==> job 4094: inputs <==
==> flow/design.v <==
module reflex_core (
    input wire clk,                   
    input wire rst_n,                 
    input wire signed [15:0] z_pos,   
    input wire signed [15:0] z_vel,   
    input wire signed [15:0] kp_gain,
    input wire signed [15:0] kd_gain,
    input wire signed [15:0] vel_threshold,  
    output reg signed [15:0] u_out,   
    output reg guardian_active        
);
    reg signed [31:0] p_term;
    reg signed [31:0] d_term;
    reg signed [31:0] raw_sum;
    localparam signed [15:0] MAX_OUT = 16'd2000;   
    localparam signed [15:0] MIN_OUT = -16'd2000;  
    always @(posedge clk or negedge rst_n) begin
        if (!rst_n) begin
            u_out <= 16'd0;
            guardian_active <= 1'b0;
            p_term <= 32'd0;
            d_term <= 32'd0;
        end else begin
            if (($signed(z_vel) > $signed(vel_threshold)) || 
                ($signed(z_vel) < -$signed(vel_threshold))) begin
                guardian_active <= 1'b1;
                d_term <= z_vel * (kd_gain <<< 1); 
            end else begin
                guardian_active <= 1'b0;
                d_term <= z_vel * kd_gain;
            end
            p_term <= z_pos * kp_gain;  
            raw_sum = -(p_term + d_term); 
            if (raw_sum > MAX_OUT) 
                u_out <= MAX_OUT;
            else if (raw_sum < MIN_OUT) 
                u_out <= MIN_OUT;
            else
                u_out <= raw_sum[15:0];  
        end
    end
endmodule
==> flow/run.sh <==
#!/bin/bash
# the make line also repeats each setting of config.mk as NAME=value (left out here)
make -C /OpenROAD-flow-scripts/flow DESIGN_CONFIG=/design/flow/config.mk WORK_HOME=/design/flow/orfs CLKGATE_MAP_FILE= finish
==> flow/config.mk <==
export PLATFORM = sky130hd
export DESIGN_NAME = reflex_core
export DESIGN_NICKNAME = reflex_core
export VERILOG_FILES = /design/flow/design.v
export SDC_FILE = /design/flow/constraint.sdc
export NUM_CORES = 4
export LEC_CHECK = 0
export CAP_MARGIN = 20
export CORE_MARGIN = 2
export CORE_UTILIZATION = 72
export CTS_CLUSTER_DIAMETER = 354
export CTS_CLUSTER_SIZE = 34
export HOLD_SLACK_MARGIN = -0.09
export PLACE_DENSITY = 0.37
export SETUP_SLACK_MARGIN = -0.48
export SLEW_MARGIN = 35
==> flow/constraint.sdc <==
create_clock -name core_clock -period 6.07 [get_ports {clk}]
set_input_delay 1.2140 -clock core_clock [delete_from_list [all_inputs] [get_ports {clk}]]
set_output_delay 1.2140 -clock core_clock [all_outputs]
set_load 0.01 [all_outputs]
==> inputs of job 1242, as changes to job 4094 <==
--- a/flow/config.mk
+++ b/flow/config.mk
@@ -12,5 +12,5 @@
 export CTS_CLUSTER_SIZE = 34
 export HOLD_SLACK_MARGIN = -0.09
 export PLACE_DENSITY = 0.37
-export SETUP_SLACK_MARGIN = -0.48
+export SETUP_SLACK_MARGIN = 1.74
 export SLEW_MARGIN = 35
==> inputs of job 1846, as changes to job 4094 <==
==> flow/config.mk (replaced) <==
export PLATFORM = sky130hd
export DESIGN_NAME = reflex_core
export DESIGN_NICKNAME = reflex_core
export VERILOG_FILES = /design/flow/design.v
export SDC_FILE = /design/flow/constraint.sdc
export NUM_CORES = 4
export LEC_CHECK = 0
export CAP_MARGIN = 20
export CORE_MARGIN = 2
export CORE_UTILIZATION = 52
export CTS_CLUSTER_SIZE = 99
export SLEW_MARGIN = 20
==> flow/constraint.sdc (replaced) <==
create_clock -name core_clock -period 5.93 [get_ports {clk}]
set_input_delay 1.1860 -clock core_clock [delete_from_list [all_inputs] [get_ports {clk}]]
set_output_delay 1.1860 -clock core_clock [all_outputs]
set_load 0.01 [all_outputs]
==> results <==
Job 1242 ended with an error in global routing (5_1_grt). Job 1846 reached the layout checks and failed them: setup timing. Job 4094 finished with setup timing left.
In job 1846 the clock-buffer cell count is lower than in job 4094, by 1.
Of job 1846 and job 4094, job 1846 has the higher clock skew (gap 0.0046 ns).
In synthesized cell count, job 1242 and job 1846 do not differ.

* * *

==> lagoon: inputs <==
// reflex_core: RTL as listed in full above, without the edits since
Settings: LEC_CHECK=0, ABC_AREA=1, CAP_MARGIN=20, CELL_PAD_IN_SITES_DETAIL_PLACEMENT=1, CORE_ASPECT_RATIO=1.05, CORE_MARGIN=3, CORE_UTILIZATION=40, CTS_CLUSTER_SIZE=25, GPL_ROUTABILITY_DRIVEN=0, MAX_ROUTING_LAYER=met4, SETUP_SLACK_MARGIN=0.97, SLEW_MARGIN=35, TNS_END_PERCENT=100; clock period 5.22 ns.
run.sh (not shown) runs the stock make flow with config.mk's settings and CLKGATE_MAP_FILE=.
==> zinc (differences from lagoon) <==
--- a/flow/config.mk
+++ b/flow/config.mk
@@ -8,11 +8,12 @@
 export ABC_AREA = 1
 export CAP_MARGIN = 20
 export CELL_PAD_IN_SITES_DETAIL_PLACEMENT = 1
+export CELL_PAD_IN_SITES_GLOBAL_PLACEMENT = 2
 export CORE_ASPECT_RATIO = 1.05
 export CORE_MARGIN = 3
 export CORE_UTILIZATION = 40
 export CTS_CLUSTER_SIZE = 25
-export GPL_ROUTABILITY_DRIVEN = 0
+export GPL_ROUTABILITY_DRIVEN = 1
 export MAX_ROUTING_LAYER = met4
 export SETUP_SLACK_MARGIN = 0.97
 export SLEW_MARGIN = 35
==> summary of the runs <==
zinc finished but failed the layout checks on negative setup slack. lagoon never finished: it broke off in global routing (5_1_grt). In area after synthesis, zinc and lagoon do not differ. In synthesized cell count, zinc and lagoon do not differ. In die area, zinc and lagoon do not differ.

* * *

==> job 2816: inputs <==
Starts from the design.v that is shown in full above.
==> flow/config.mk <==
export PLATFORM = sky130hd
export DESIGN_NAME = reflex_core
export DESIGN_NICKNAME = reflex_core
export VERILOG_FILES = /design/flow/design.v
export SDC_FILE = /design/flow/constraint.sdc
export NUM_CORES = 4
export LEC_CHECK = 0
export ABC_AREA = 0
export CAP_MARGIN = 0
export CELL_PAD_IN_SITES_DETAIL_PLACEMENT = 1
export CORE_ASPECT_RATIO = 1.78
export CORE_MARGIN = 9
export CORE_UTILIZATION = 62
export CTS_CLUSTER_DIAMETER = 108
export GPL_ROUTABILITY_DRIVEN = 1
export GPL_TIMING_DRIVEN = 0
export MAX_ROUTING_LAYER = met4
export MIN_ROUTING_LAYER = met2
export PLACE_DENSITY = 0.89
export SETUP_SLACK_MARGIN = -0.39
export SLEW_MARGIN = 10
export TNS_END_PERCENT = 85
==> flow/constraint.sdc <==
create_clock -name core_clock -period 7.92 [get_ports {clk}]
set_input_delay 1.5840 -clock core_clock [delete_from_list [all_inputs] [get_ports {clk}]]
set_output_delay 1.5840 -clock core_clock [all_outputs]
set_load 0.01 [all_outputs]
==> job 1612 (differences from job 2816) <==
==> flow/config.mk (replaced) <==
export PLATFORM = sky130hd
export DESIGN_NAME = reflex_core
export DESIGN_NICKNAME = reflex_core
export VERILOG_FILES = /design/flow/design.v
export SDC_FILE = /design/flow/constraint.sdc
export NUM_CORES = 4
export LEC_CHECK = 0
export CAP_MARGIN = 20
export CORE_MARGIN = 2
export CORE_UTILIZATION = 66
export SETUP_SLACK_MARGIN = 1.58
export SLEW_MARGIN = 20
==> flow/constraint.sdc (replaced) <==
create_clock -name core_clock -period 6.47 [get_ports {clk}]
set_input_delay 1.2940 -clock core_clock [delete_from_list [all_inputs] [get_ports {clk}]]
set_output_delay 1.2940 -clock core_clock [all_outputs]
set_load 0.01 [all_outputs]
==> job 1451 (differences from job 2816) <==
==> flow/config.mk (replaced) <==
export PLATFORM = sky130hd
export DESIGN_NAME = reflex_core
export DESIGN_NICKNAME = reflex_core
export VERILOG_FILES = /design/flow/design.v
export SDC_FILE = /design/flow/constraint.sdc
export NUM_CORES = 4
export LEC_CHECK = 0
export CAP_MARGIN = 20
export CORE_MARGIN = 2
export CORE_UTILIZATION = 68
export CTS_CLUSTER_SIZE = 99
export PLACE_DENSITY = 0.41
export SLEW_MARGIN = 20
export TNS_END_PERCENT = 5
==> flow/constraint.sdc (replaced) <==
create_clock -name core_clock -period 4.32 [get_ports {clk}]
set_input_delay 0.8640 -clock core_clock [delete_from_list [all_inputs] [get_ports {clk}]]
set_output_delay 0.8640 -clock core_clock [all_outputs]
set_load 0.01 [all_outputs]
==> job 9254 (differences from job 2816) <==
--- a/flow/config.mk
+++ b/flow/config.mk
@@ -11,5 +11,5 @@
 export CORE_ASPECT_RATIO = 1.78
-export CORE_MARGIN = 9
+export CORE_MARGIN = 10
 export CORE_UTILIZATION = 62
-export CTS_CLUSTER_DIAMETER = 108
+export CTS_CLUSTER_DIAMETER = 233
 export GPL_ROUTABILITY_DRIVEN = 1
==> summary of the runs <==
Job 9254 ended with an error in 5_1_grt with GRT-0116. Job 1451 completed, yet does not pass: negative setup slack. Job 2816 ended with an error in 5_1_grt. Job 1612 reached the layout checks and failed them: negative setup slack.
Clock-buffer cell count: job 1612 is lower than job 1451 (1).
Between job 1451 and job 1612, the lower critical path depth is in job 1451 (gap 1).
Of job 1451 and job 1612, job 1612 has the higher design area (gap 2.6%, measured against job 1612).
Synthesized cell count is the same in job 9254 and job 1451.
Flip-flop count is the same in job 1612 and job 1451.
In job 1612 the first-iteration DRC count is lower than in job 1451, by about 30%.
Of job 1612 and job 1451, job 1451 has the higher sequential share of layout area (gap 0.16 points).
==> figures <==
| quantity | job 1612 | job 9254 | job 1451 | job 2816 |
|---|---|---|---|---|
| Worst setup endpoint | d_term[29] | - | d_term[25] | - |
| Post-detailed-route wirelength per cell | 19.1 um | - | 20.9 um | - |
| Non-clock buffering overhead | 15.4% | - | 14.6% | - |
| Total Negative Setup Slacks | -6130 ps | - | -81,320 ps | - |
| Clock buffer instance count of the final layout | 9 | - | 10 | - |
| OpenROAD warning count | 31 | - | 31 | - |
| Destination of the worst register-to-register timing path | u_out[8] | - | u_out[4] | - |
| Post-route worst hold slack | 768 ps | - | 512 ps | - |
| HP Class | reg -> reg | - | in -> async | - |
| Status | complete, but fails checks | aborted with a tool error | complete, but fails checks | aborted with a tool error |
| Failing step | - | 5_1_grt | - | 5_1_grt |
| Reasons for failing layout checks | negative setup slack | - | negative setup slack | - |
| Drt first-iter violations | 1,399 | - | 1,989 | - |
| Slowest stage cell on the critical path | sky130_fd_sc_hd__fa_1 | - | sky130_fd_sc_hd__fa_1 | - |
| Post-Place Setup Slack | -1240 ps | -2080 ps | -3070 ps | -2020 ps |
| Remaining DRCs | 0 | - | 0 | - |
| Clock transition at path regs | 70 ps | - | 70 ps | - |
| Skew final | 9.44 ps | - | 8.86 ps | - |
